Setup of job 101:
==> flow/design.v (excerpt) <==
module cpu(clk,reset,s,load,in,out,N,V,Z,w);
  input clk, reset, s, load;
  input [15:0] in;
  output [15:0] out;
  output N, V, Z, w;
  wire [15:0] inst_reg_out;
  Load_enabled_register #(16) instruction_register(clk, load, in, inst_reg_out);
  wire [2:0] nsel, opcode, readnum, writenum;
  wire [1:0] op, ALUop, shift;
  wire [15:0] sximm5, sximm8;
  Inst_dec instruction_decoder(inst_reg_out, nsel, opcode, op, ALUop, sximm5, sximm8, shift, readnum, writenum);
  wire [1:0] vsel;
  wire loada, loadb, asel, bsel, loadc, loads, write; 
  Controller datapath_controller(clk, s, reset, opcode, op, w, loada, loadb, loadc, loads, asel, bsel, vsel, nsel, write);
  datapath DP(.clk(clk),  
                .readnum(readnum), .vsel(vsel), .loada(loada), .loadb(loadb),   
                .shift(shift), .asel(asel), .bsel(bsel), .ALUop(ALUop), .loadc(loadc), .loads(loads), .sximm5(sximm5),  
                .writenum(writenum), .write(write), .sximm8(sximm8), .mdata(16'b0), .PC(8'b0),  
                .status({V, N, Z}), .datapath_out(out)  
              );
endmodule
Size: ~1000 cells after synthesis, roughly 40 I/O pins, ~0.010 mm2 of cells after synthesis.
Settings: LEC_CHECK=0, ABC_AREA=1, CAP_MARGIN=20, CELL_PAD_IN_SITES_GLOBAL_PLACEMENT=0, CORE_ASPECT_RATIO=1.36, CORE_MARGIN=10, CORE_UTILIZATION=50, CTS_CLUSTER_DIAMETER=92, CTS_CLUSTER_SIZE=83, MAX_ROUTING_LAYER=met4, MIN_ROUTING_LAYER=met2, PLACE_DENSITY_LB_ADDON=0.26, SLEW_MARGIN=20; clock period 3.84 ns.
run.sh (not shown) runs the stock make flow with config.mk's settings and CLKGATE_MAP_FILE=.
Changes in job 102 relative to job 101:
diff --git a/flow/config.mk b/flow/config.mk
--- a/flow/config.mk
+++ b/flow/config.mk
@@ -8 +7,0 @@
-export ABC_AREA = 1
@@ -11,3 +10,3 @@
-export CORE_ASPECT_RATIO = 1.36
-export CORE_MARGIN = 10
-export CORE_UTILIZATION = 50
+export CORE_ASPECT_RATIO = 1.22
+export CORE_MARGIN = 2
+export CORE_UTILIZATION = 33
@@ -18,0 +18 @@
+export SETUP_SLACK_MARGIN = -0.34
- Of job 101 and job 102, just one finished clean: job 101.
- Status job 102: flow complete, layout not clean - negative setup slack
- Job 102 vs. job 101: wire length per cell after detailed routing went up by 0.78%.
- When job 102 is measured against job 101, its time the worst path needs with I/O delays and setup turns out 0.57 ns higher.
- Job 102 vs. job 101: layout clock buffer count has increased, internal portion of total power barely changed.
For job 103, these inputs were changed with respect to job 102:
==> flow/config.mk <==
export PLATFORM = sky130hd
export DESIGN_NAME = cpu
export DESIGN_NICKNAME = cpu
export VERILOG_FILES = /design/flow/design.v
export SDC_FILE = /design/flow/constraint.sdc
export NUM_CORES = 4
export LEC_CHECK = 0
export ABC_AREA = 1
export CAP_MARGIN = 20
export CORE_MARGIN = 2
export CORE_UTILIZATION = 72
export SLEW_MARGIN = 20
==> flow/constraint.sdc <==
create_clock -name core_clock -period 7.32 [get_ports {clk}]
set_input_delay 1.4640 -clock core_clock [delete_from_list [all_inputs] [get_ports {clk}]]
set_output_delay 1.4640 -clock core_clock [all_outputs]
set_load 0.01 [all_outputs]
--- outcome ---
Job 103 reached the end of the flow, and the finished layout is clean on the timing, design-rule and antenna checks. Delta (job 103 minus job 102): final standard cell count with taps included and fillers excluded now smaller; maximum frequency now smaller; flop count comparable; share of the core filled with cells in the final layout now larger. Against job 102, job 103 comes in 54% lower on floorplan core area. Clock power share came out higher on job 103 than on job 102. [job 103] number of buffer and inverter instances along the worst setup path fell 1 relative to job 102. [job 103 vs job 102] minimum clock period after layout: higher in job 103. Summary of the comparison: met1 usage is higher in job 103, relative to job 102. Job 103 vs job 102 — power dropped 2.6 mW.
The inputs of job 104 differ from those of job 103 as listed below.
diff --git a/flow/config.mk b/flow/config.mk
--- a/flow/config.mk
+++ b/flow/config.mk
@@ -11,0 +12,2 @@
+export CTS_CLUSTER_DIAMETER = 400
+export CTS_CLUSTER_SIZE = 98
==> flow/constraint.sdc <==
create_clock -name core_clock -period 3.34 [get_ports {clk}]
set_input_delay 0.6680 -clock core_clock [delete_from_list [all_inputs] [get_ports {clk}]]
set_output_delay 0.6680 -clock core_clock [all_outputs]
set_load 0.01 [all_outputs]
Results
Finished, but not clean: job 104, with negative setup slack. Higher final net count goes to job 104 over job 103. Job 104: path length in cells of the critical path higher than job 103. Of job 104 and job 103, the run reporting the higher buffers plus inverters on the worst setup path was job 103. Number of setup buffers added after CTS: job 104 and job 103 compared, lower one is job 103. Compared with job 103, job 104 shows a share of the core filled with cells in the final layout that is 7.5 points higher. From job 103 to job 104 the numbers moved as follows: combinational share of power increased 4.5 points; cell count +81; total power climbed 140%. Note that the layout filler cell count recorded for job 104 amounts to 0.68 times the value seen in job 103. Final weighted congestion in routability-driven placement, job 104 and job 103, lower one = job 103.

---

Setup of job 6395:
Starting RTL as in the previous note.
export LEC_CHECK = 0
export ABC_AREA = 1
export CAP_MARGIN = 20
export CORE_ASPECT_RATIO = 1.4
export CORE_MARGIN = 2
export CORE_UTILIZATION = 72
export CTS_CLUSTER_DIAMETER = 400
export CTS_CLUSTER_SIZE = 98
export SETUP_SLACK_MARGIN = 0.58
export SLEW_MARGIN = 20
export TNS_END_PERCENT = 5
create_clock -name core_clock -period 3.34 [get_ports {clk}]
global routing (5_1_grt): job 6395 exited with error
[inputs] job 7197 vs job 6395
Settings: SETUP_SLACK_MARGIN changed from 0.58 to -0.19; TNS_END_PERCENT removed (was 5); CTS_CLUSTER_SIZE changed from 98 to 14; PLACE_DENSITY_LB_ADDON newly set to 0.14; CTS_CLUSTER_DIAMETER removed (was 400); CORE_ASPECT_RATIO removed (was 1.4); the clock period (ns, I/O delays scaled along) changed from 3.34 to 3.24.
### Flow results
No crash in job 7197: every stage finished, but the layout fails its final checks due to negative setup slack. Compared with job 6395, HPWL reported at the end of detailed placement in job 7197 increased by a few percent. The xor and xnor area share after synthesis of job 6395 and that of job 7197 are within noise of each other. Delta (job 7197 minus job 6395): number of different library cells in the post-synthesis netlist ~0 delta, synthesized cell count stayed essentially flat, routability congestion estimate has increased. Re number of buffers inserted by post-CTS setup repair: job 6395 and job 7197 aren't equal, and the lower value belongs to job 7197. Diff job 7197..job 6395 | die footprint | negligible. Total instance count after detailed placement (job 7197 vs. job 6395) increases by a few percent. Job 7197 vs job 6395 — height of the die dropped by more than 10%.
> inputs changed (job 7197 -> job 3197)
Settings: SLEW_MARGIN now 25, was 20; CTS_CLUSTER_DIAMETER now 102, previously not set; CORE_UTILIZATION now 70, was 72; SETUP_SLACK_MARGIN now 0.93, was -0.19; the clock period (ns, I/O delays scaled along) now 3.18, was 3.24.
### Flow results
Job 3197 terminated abnormally: clock tree synthesis (4_1_cts) reported DPL-0038.
To summarise job 7197: no stage aborted, but the layout did not pass its checks, failing on negative setup slack.
Comparing job 3197 and job 7197, the higher final weighted congestion of routability-driven global placement was measured on job 7197.
Note that the placed wire-length estimate after detailed placement recorded for job 3197 amounts to 1.09 times the value seen in job 7197.
Re post-synthesis instance total: no difference whatsoever between job 7197 and job 3197.
Job 7197 fits on a die that is smaller than the die of job 3197.
Compared job 7197 against job 3197; post-synth area from yosys stat within noise.
Delta (job 3197 minus job 7197): x dimension of the die higher, number of synthesized register bits roughly the same, pre-CTS worst setup slack lower.
Inputs modified between job 3197 and job 9109:
Settings: CTS_CLUSTER_DIAMETER removed (was 102); PLACE_DENSITY_LB_ADDON removed (was 0.14); CTS_CLUSTER_SIZE removed (was 14); SETUP_SLACK_MARGIN removed (was 0.93); ABC_AREA removed (was 1); SLEW_MARGIN changed from 25 to 20; CORE_UTILIZATION changed from 70 to 40; the clock period (ns, I/O delays scaled along) changed from 3.18 to 5.73.
[summary]
No stage failed in job 9109, and the final checks on the layout all came back clean.
Job 9109 vs. job 3197: I/O pin total roughly the same, area fraction in full adders, half adders and majority gates roughly the same, area fraction in mux cells higher.
Between job 3197 and job 9109, the flow reports die extent in x increasing by more than a quarter.
Compared to job 3197, job 9109 has routability-driven placement congestion ratio 0.14 lower.
Job 3197 has higher yosys stat chip area than job 9109.
Sort job 3197 and job 9109 by cell count in the Yosys report, descending, and job 3197 comes first.
Changes in job 3797 relative to job 9109:
Settings: swapping 40 for 26 in CORE_UTILIZATION.
==> results <==
- Job 3797 vs job 9109: fmax down
- Job 3797: slew at the pin with the worst max-slew slack 0.0092 ns below job 9109
- Share of the final layout cell area in sequential cells: job 3797 and job 9109 compared, lower one is job 3797
- Cell count: job 3797 higher than job 9109
Power figures rest on the tool's default switching activity, not on a simulated workload.
